==> flow/design.v (excerpt) <==
module sram_logger(
    input         CLK_48MHZ,
    input         RESET,           
    input         READ_CMD,
    input  [79:0] GEIG_DATA,
    input  [79:0] MAG_DATA,
    input  [31:0] SRAM_D_IN,
    output [17:0] SRAM_A,
    output [3:0]  SRAM_SRBS,
    output        SRAM_CE,
    output        SRAM_WE,
    output        SRAM_OE,
    output [15:0] SRAM_D_OUT,
    output        SRAM_D_OE,
    output [15:0] DATA_READ,
    output [17:0] W_ADDRESS,
    output        W_CHIP_SELECT,
    output [17:0] R_ADDRESS,
    output        R_CHIP_SELECT
);
wire        sram_status;
wire        chip_select;
wire [15:0] data_out;
wire [17:0] address_out;
wire [1:0]  cmd_out;
memory_controller memory_controller_0(
    .CLK_48MHZ         ( CLK_48MHZ ),
    .RESET             ( RESET ),
    .SRAM_STATUS       ( sram_status ),
    .READ_CMD          ( READ_CMD ),
    .GEIG_DATA         ( GEIG_DATA ),
    .MAG_DATA          ( MAG_DATA ),
    .READ_ADDRESS      ( R_ADDRESS ),
    .READ_CHIP_SELECT  ( R_CHIP_SELECT ),
    .WRITE_ADDRESS     ( W_ADDRESS ),
    .WRITE_CHIP_SELECT ( W_CHIP_SELECT ),
    .NEXT_READ         ( ),
    .NEXT_WRITE        ( ),
    .DATA_OUT          ( data_out ),
    .ADDRESS_OUT       ( address_out ),
    .CHIP_SELECT       ( chip_select ),
    .CMD_OUT           ( cmd_out )
);
sram_interface sram_interface_0(
    .CLK_48MHZ   ( CLK_48MHZ ),
  ...
Size in the first run: roughly 2400 cells after synthesis, roughly 560 flip-flops, ~290 I/O pins.
clock: 8.69 ns
lec_check: 0
cap_margin: 20
core_margin: 2
core_utilization: 40
slew_margin: 20
run.sh (not shown) runs the stock make flow with config.mk's settings and CLKGATE_MAP_FILE=.
Rerun with:
Settings changed: CAP_MARGIN 20 to 15, CORE_UTILIZATION 40 to 66, CTS_CLUSTER_SIZE set to 53, SETUP_SLACK_MARGIN set to 1.33, TNS_END_PERCENT set to 55.
Clock period 8.69 ns to 5.27 ns, I/O delays scaled along.
Result:
- The changed run did not get past 5_1_grt (GRT-0232)
- die size shrinks by about 40%
- synthesized area stays the same
- synthesized cell count does not change
Rerun with:
Settings changed: CAP_MARGIN 15 to 0, CORE_UTILIZATION 66 to 68, CTS_CLUSTER_SIZE 53 to 36, SETUP_SLACK_MARGIN 1.33 to not set, TNS_END_PERCENT 55 to not set.
Clock period 5.27 ns to 4.83 ns, I/O delays scaled along.
This time the run finished with setup timing left.
Die size goes down by 2.9%.
Synthesized cell count is unchanged.
Synthesized area does not change.
Rerun with:
Settings changed: CAP_MARGIN 0 to 20, CORE_UTILIZATION 68 to 61, CTS_CLUSTER_SIZE 36 to not set, SETUP_SLACK_MARGIN set to 1.64.
Clock period 4.83 ns to 6.7 ns, I/O delays scaled along.
With this change the flow passed the timing, DRC and antenna checks.
Sequential power drops by 28%.
Wire length decreases by 26%.
Critical path depth is lower by 21.
Area after synthesis stays the same.
Setup slack gains 1400 ps.
Via count shrinks by 21%.

---

run 4:
Starting RTL as in the previous note.
==> flow/config.mk <==
export PLATFORM = sky130hd
export DESIGN_NAME = sram_logger
export DESIGN_NICKNAME = sram_logger
export VERILOG_FILES = /design/flow/design.v
export SDC_FILE = /design/flow/constraint.sdc
export NUM_CORES = 4
export LEC_CHECK = 0
export ABC_AREA = 0
export CAP_MARGIN = 25
export CORE_ASPECT_RATIO = 0.72
export CORE_MARGIN = 3
export CORE_UTILIZATION = 72
export CTS_CLUSTER_DIAMETER = 39
export CTS_CLUSTER_SIZE = 72
export GPL_TIMING_DRIVEN = 1
export MAX_ROUTING_LAYER = met4
export PLACE_DENSITY = 0.52
export SETUP_SLACK_MARGIN = 0.75
export SLEW_MARGIN = 20
export TNS_END_PERCENT = 15
==> flow/constraint.sdc <==
create_clock -name core_clock -period 4.9 [get_ports {CLK_48MHZ}]
set_input_delay 0.9800 -clock core_clock [delete_from_list [all_inputs] [get_ports {CLK_48MHZ}]]
set_output_delay 0.9800 -clock core_clock [all_outputs]
set_load 0.01 [all_outputs]
Run 4 | ERROR | 4_1_cts
Edits applied to the flow inputs when going from run 4 to run 1:
- swapping 72 for 52 in CTS_CLUSTER_SIZE
- clearing CORE_ASPECT_RATIO, which used to be 0.72
- clearing CTS_CLUSTER_DIAMETER, which used to be 39
- swapping 15 for 60 in TNS_END_PERCENT
- swapping 0.52 for 0.61 in PLACE_DENSITY
- swapping 72 for 66 in CORE_UTILIZATION
- swapping 0.75 for 1.1 in SETUP_SLACK_MARGIN
- swapping 3 for 2 in CORE_MARGIN
- swapping 4.9 for 4.87 in the clock period (ns, I/O delays scaled along)
## What came out
None of the runs run 1 and run 4 ends with a clean layout. Run 4 did not run to completion, as it errored out during 4_1_cts. Flow for run 1 halted at 5_1_grt, error code GRT-0232. Per the comparison of run 1 with run 4, post-place instance area +0.38%; weighted congestion reported at the end of routability-driven placement up 0.030; detailed placer's ending HPWL down 10%. Summary of run 1 over run 4: cell count after placement moved up, area of the mapped netlist roughly the same, die footprint picked up an extra 6.6%, die width shows a reduction of 12%, height of the die shows an increase of 21%. Synthesized cell count: run 1 vs run 4 identical.

---

Setup of lane 1:
Starting RTL as in the previous note.
clock: 10.0 ns
lec_check: 0
cap_margin: 20
core_margin: 2
core_utilization: 40
slew_margin: 20
Edits applied to the flow inputs when going from lane 1 to lane 2:
diff --git a/flow/config.mk b/flow/config.mk
--- a/flow/config.mk
+++ b/flow/config.mk
@@ -6,6 +6,8 @@
 export NUM_CORES = 4
 export LEC_CHECK = 0
+export ABC_AREA = 1
 export CAP_MARGIN = 20
 export CORE_MARGIN = 2
-export CORE_UTILIZATION = 40
+export CORE_UTILIZATION = 69
+export CTS_CLUSTER_SIZE = 95
 export SLEW_MARGIN = 20
==> flow/constraint.sdc <==
create_clock -name core_clock -period 4.93 [get_ports {CLK_48MHZ}]
set_input_delay 0.9860 -clock core_clock [delete_from_list [all_inputs] [get_ports {CLK_48MHZ}]]
set_output_delay 0.9860 -clock core_clock [all_outputs]
set_load 0.01 [all_outputs]
Results
- Lane 2 vs lane 1, clock skew went down by 4.5 ps.
- Summary of lane 2 over lane 1: met1 wire length went down 250 um, wire length of the first global-routing pass grew by 11 mm.
- Measured against lane 2, the via count of lane 1 comes out at 0.79 times the reference value.
- In the tables for lane 2 and lane 1, via count of the first global-routing pass reads higher with lane 2.
- Lane 2 reports a lower worst-case setup margin in the final layout than lane 1 does.
- Vias per cell went up by a few percent going from lane 1 to lane 2.
- Lane 2 against lane 1: normalized max-slew margin climbed 5.2 points, wire length climbed 6.1%, combinational cell area excluding buffers and inverters climbed 2.0%.
- Looking at cell type of the slowest stage on the worst timing path, the clkdlybuf4s50_1 result is from lane 1; the dfstp_2 one comes from lane 2.
- Between lane 2 and lane 1, it is lane 2 whose area fraction in and, or, nand and nor cells is higher, by 13 points.
Setup changes, lane 2 to lane 3
diff --git a/flow/config.mk b/flow/config.mk
--- a/flow/config.mk
+++ b/flow/config.mk
@@ -6,8 +6,12 @@
 export NUM_CORES = 4
 export LEC_CHECK = 0
-export ABC_AREA = 1
-export CAP_MARGIN = 20
+export ABC_AREA = 0
+export CAP_MARGIN = 25
 export CORE_MARGIN = 2
 export CORE_UTILIZATION = 69
-export CTS_CLUSTER_SIZE = 95
+export CTS_CLUSTER_SIZE = 50
+export GPL_TIMING_DRIVEN = 1
+export MAX_ROUTING_LAYER = met4
+export PLACE_DENSITY = 0.61
 export SLEW_MARGIN = 20
+export TNS_END_PERCENT = 75
==> flow/constraint.sdc <==
create_clock -name core_clock -period 4.87 [get_ports {CLK_48MHZ}]
set_input_delay 0.9740 -clock core_clock [delete_from_list [all_inputs] [get_ports {CLK_48MHZ}]]
set_output_delay 0.9740 -clock core_clock [all_outputs]
set_load 0.01 [all_outputs]
--- outcome ---
Summary — synthesized cell area, lane 3 relative to lane 2: lower, by 1200 um2.
Lane 3 against lane 2: estimated wirelength of the detail-placed design went up by 7.8%, summed standard-cell area reported by yosys saw a decrease, count of hold buffers inserted by post-cts repair ~0 delta, simple-gate portion of the synthesized area dropped 13 points.
Of lane 3 and lane 2, just one finished clean: lane 2.
Min post-synthesis cell count across lane 3 and lane 2: lane 3
Lane 3 vs lane 2, average footprint of a synthesized cell went up by 26%.
Compared with lane 2, lane 3 shows a lower floorplan net count.
Lane 2 -> lane 3: adder and majority gate portion of the synthesized area flat
The largest combinational cell category by area comes out AND-OR/OR-AND gates in one run and simple AND/OR/NAND/NOR gates in the other, namely in lane 3 and lane 2 respectively.
Inputs modified between lane 3 and lane 4:
==> flow/config.mk <==
export PLATFORM = sky130hd
export DESIGN_NAME = sram_logger
export DESIGN_NICKNAME = sram_logger
export VERILOG_FILES = /design/flow/design.v
export SDC_FILE = /design/flow/constraint.sdc
export NUM_CORES = 4
export LEC_CHECK = 0
export CAP_MARGIN = 20
export CORE_MARGIN = 2
export CORE_UTILIZATION = 52
export SLEW_MARGIN = 20
==> flow/constraint.sdc <==
create_clock -name core_clock -period 4.93 [get_ports {CLK_48MHZ}]
set_input_delay 0.9860 -clock core_clock [delete_from_list [all_inputs] [get_ports {CLK_48MHZ}]]
set_output_delay 0.9860 -clock core_clock [all_outputs]
set_load 0.01 [all_outputs]
Findings:
- Lane 4 has completed all stages; timing, DRC and antenna checks passed.
- Diff lane 3 -> lane 4: die size moved up, total core area moved up, placement-stage cell area moved up.
Power and IR drop assume default switching activity.
